==> 11-15: inputs <==
==> flow/design.v <==
`timescale 1ns / 1ps
module IIR2nd#(
    parameter DW = 20,FW = 15
)(
    input clk,rst_n,en,
    input signed [DW-1:0] din,
    output logic signed[DW-1:0] dout,
    input [31:0]index
);
    localparam logic signed[DW-1:0] GAIN =41;
    function automatic logic signed[DW-1:0] DEN(input [31:0] i);
        case (i)
        32'd0:  DEN = -65446;
        32'd1:  DEN = -65421;
        32'd2:  DEN = -65381;
        32'd3:  DEN = -65325;
        32'd4:  DEN = -65252;
        32'd5:  DEN = -65163;
        32'd6:  DEN = -65058;
        32'd7:  DEN = -64938;
        32'd8:  DEN = -64801;
        32'd9:  DEN = -64648;
        32'd10: DEN = -64479;
        32'd11: DEN = -64294;
        32'd12: DEN = -64094;
        32'd13: DEN = -63877;
        32'd14: DEN = -63645;
        32'd15: DEN = -63397;
        32'd16: DEN = -63134;
        32'd17: DEN = -62855;
        32'd18: DEN = -62560;
        32'd19: DEN = -62250;
        default: DEN = 0;
        endcase
    endfunction
    localparam logic signed [DW-1:0] NUM0 = 32768, NUM1 = 0, NUM2 = -32768;
    wire signed [DW-1:0] n0;
    wire signed [DW-1:0] n1;
    wire signed [DW-1:0] n2;
    wire signed [DW-1:0] d1;
    wire signed [DW-1:0] d2;
    wire signed [DW-1:0] g ;
    assign    n0      = (NUM0);
    assign    n1     = (NUM1);
    assign    n2     = (NUM2);
    assign    d1     = (DEN(index));
    assign    d2     = (32686);
    assign    g      = (GAIN);
    logic signed [DW-1:0]   z1,z0;
    wire signed [DW-1:0] pn0;
    wire signed [DW-1:0] pn1;
    wire signed [DW-1:0] pn2;
    wire signed [DW-1:0] o ;
    wire signed [DW-1:0] pd1;
    wire signed [DW-1:0] pd2;
    assign        pn0    = 
    (((DW-FW)+(DW-FW)+(FW)+(FW))'(din)*((DW-FW)+(DW-FW)+(FW)+(FW))'(n0))>>>((FW)+(FW)-(FW));
    assign        pn1    = 
    (((DW-FW)+(DW-FW)+(FW)+(FW))'(din)*((DW-FW)+(DW-FW)+(FW)+(FW))'(n1))>>>((FW)+(FW)-(FW));
    assign        pn2    = 
    (((DW-FW)+(DW-FW)+(FW)+(FW))'(din)*((DW-FW)+(DW-FW)+(FW)+(FW))'(n2))>>>((FW)+(FW)-(FW));
    assign        o     =z0 + pn0;
    assign        pd1    = 
    (((DW-FW)+(DW-FW)+(FW)+(FW))'(o)*((DW-FW)+(DW-FW)+(FW)+(FW))'(d1))>>>((FW)+(FW)-(FW));
    assign        pd2    = 
    (((DW-FW)+(DW-FW)+(FW)+(FW))'(o)*((DW-FW)+(DW-FW)+(FW)+(FW))'(d2))>>>((FW)+(FW)-(FW));
    always_ff @( posedge clk ) begin 
        if(!rst_n) begin
            z0<=0; z1<=0;dout<=0;
        end else begin
            z0<=pn1 + z1 - pd1;
            z1<=pn2 - pd2;
            dout<=
    (((DW-FW)+(DW-FW)+(FW)+(FW))'(o)*((DW-FW)+(DW-FW)+(FW)+(FW))'(g))>>>((FW)+(FW)-(FW));
        end
    end
endmodule
module IIR#(
    parameter DW = 16,EW = 4
)(
    input clk,rst_n,en,
    input signed [DW-1:0] din,
    output logic signed [DW-1:0] dout,
    input [31:0]index,
    output logic signed [DW+EW-1:0] dout_W
    );
    localparam W = DW + EW;
    logic signed [W-1:0] din_W;
    assign din_W = din;
    assign dout = dout_W;
    IIR2nd #(W,DW-1)IIR2nd_inst(
    clk,rst_n,en, din_W, dout_W,index
        );
endmodule
`timescale 1ns / 1ps
module IIR_v#(
    parameter DW = 16,FW = 15
)(
    input clk,rst_n,en,
    input signed [DW-1:0] din,
    output wire signed [DW-1:0] dout,
    input [31:0]index,
    output wire signed [DW+FW-1:0] dout_W
    );
    IIR#(
        DW,FW
    )IIR_inst(
        clk,rst_n,en,din,dout,index,dout_W
    );
endmodule
==> flow/run.sh <==
#!/bin/bash
# the make line also repeats each setting of config.mk as NAME=value (left out here)
make -C /OpenROAD-flow-scripts/flow DESIGN_CONFIG=/design/flow/config.mk WORK_HOME=/design/flow/orfs CLKGATE_MAP_FILE= finish
==> flow/config.mk <==
export PLATFORM = sky130hd
export DESIGN_NAME = IIR_v
export DESIGN_NICKNAME = IIR_v
export VERILOG_FILES = /design/flow/design.v
export SDC_FILE = /design/flow/constraint.sdc
export NUM_CORES = 4
export LEC_CHECK = 0
export ABC_AREA = 1
export CAP_MARGIN = 20
export CORE_MARGIN = 10
export CORE_UTILIZATION = 59
export CTS_CLUSTER_DIAMETER = 186
export CTS_CLUSTER_SIZE = 94
export HOLD_SLACK_MARGIN = 0.26
export PLACE_DENSITY = 0.43
export SETUP_SLACK_MARGIN = -0.59
export SLEW_MARGIN = 20
export TNS_END_PERCENT = 20
==> flow/constraint.sdc <==
create_clock -name core_clock -period 13.5 [get_ports {clk}]
set_input_delay 2.7000 -clock core_clock [delete_from_list [all_inputs] [get_ports {clk}]]
set_output_delay 2.7000 -clock core_clock [all_outputs]
set_load 0.01 [all_outputs]
==> 06-06: changes against 11-15 <==
Settings changed: ABC_AREA 1 to not set, CORE_MARGIN 10 to 2, CORE_UTILIZATION 59 to 25, CTS_CLUSTER_DIAMETER 186 to not set, CTS_CLUSTER_SIZE 94 to not set, HOLD_SLACK_MARGIN 0.26 to not set, PLACE_DENSITY 0.43 to not set, SETUP_SLACK_MARGIN -0.59 to not set, TNS_END_PERCENT 20 to not set.
==> flow/constraint.sdc (replaced) <==
create_clock -name core_clock -period 17.4 [get_ports {clk}]
set_input_delay 3.4800 -clock core_clock [delete_from_list [all_inputs] [get_ports {clk}]]
set_output_delay 3.4800 -clock core_clock [all_outputs]
set_load 0.01 [all_outputs]
==> 01-02: changes against 11-15 <==
Settings changed: ABC_AREA 1 to not set, CORE_MARGIN 10 to 2, CORE_UTILIZATION 59 to 66, CTS_CLUSTER_DIAMETER 186 to not set, CTS_CLUSTER_SIZE 94 to not set, HOLD_SLACK_MARGIN 0.26 to not set, PLACE_DENSITY 0.43 to not set, SETUP_SLACK_MARGIN -0.59 to not set, TNS_END_PERCENT 20 to not set.
==> flow/constraint.sdc (replaced) <==
create_clock -name core_clock -period 10.1 [get_ports {clk}]
set_input_delay 2.0200 -clock core_clock [delete_from_list [all_inputs] [get_ports {clk}]]
set_output_delay 2.0200 -clock core_clock [all_outputs]
set_load 0.01 [all_outputs]
==> flow_summary_export.csv <==
group,metric,value,unit
cells_and_area,fin_util,27.8,%
synthesis,syn_avg_cell_area,9.13,um2
setup_path,cp.arrival,16.53,ns
setup_path,worstSetupEndpoint,"IIR_inst.IIR2nd_inst.z0[30]",
grt,grt_pass1_vias,30100,
routing,antenna_cells_inserted,0,
synthesis,yosys_cells,4326,
place,place_congestion,0.917,
synthesis,synth_area,39500,um2
floorplan,die_y,402,um
cells_and_area,design_area,43500,um2
cells_and_area,comb_share,75.8,%
outcome,status,"complete, no violations",
(the above is from 06-06)
==> flow_summary_export.csv <==
group,metric,value,unit
grt,grt_pass1_vias,38600,
final_timing,worst_slack,-2.48,ns
floorplan,die_y,249,um
cells_and_area,design_area,52800,um2
outcome,check.faults,"setup timing",
outcome,status,"complete, but fails checks",
final_timing,setup_viol,58,
(the above is from 01-02)
==> flow_summary_export.csv <==
group,metric,value,unit
synthesis,yosys_cells,5161,
synthesis,syn_avg_cell_area,8.13,um2
floorplan,die_y,287,um
setup_path,cp.arrival,13.33,ns
cells_and_area,design_area,45800,um2
outcome,status,"complete, no violations",
place,place_congestion,1.02,
(the above is from 11-15)
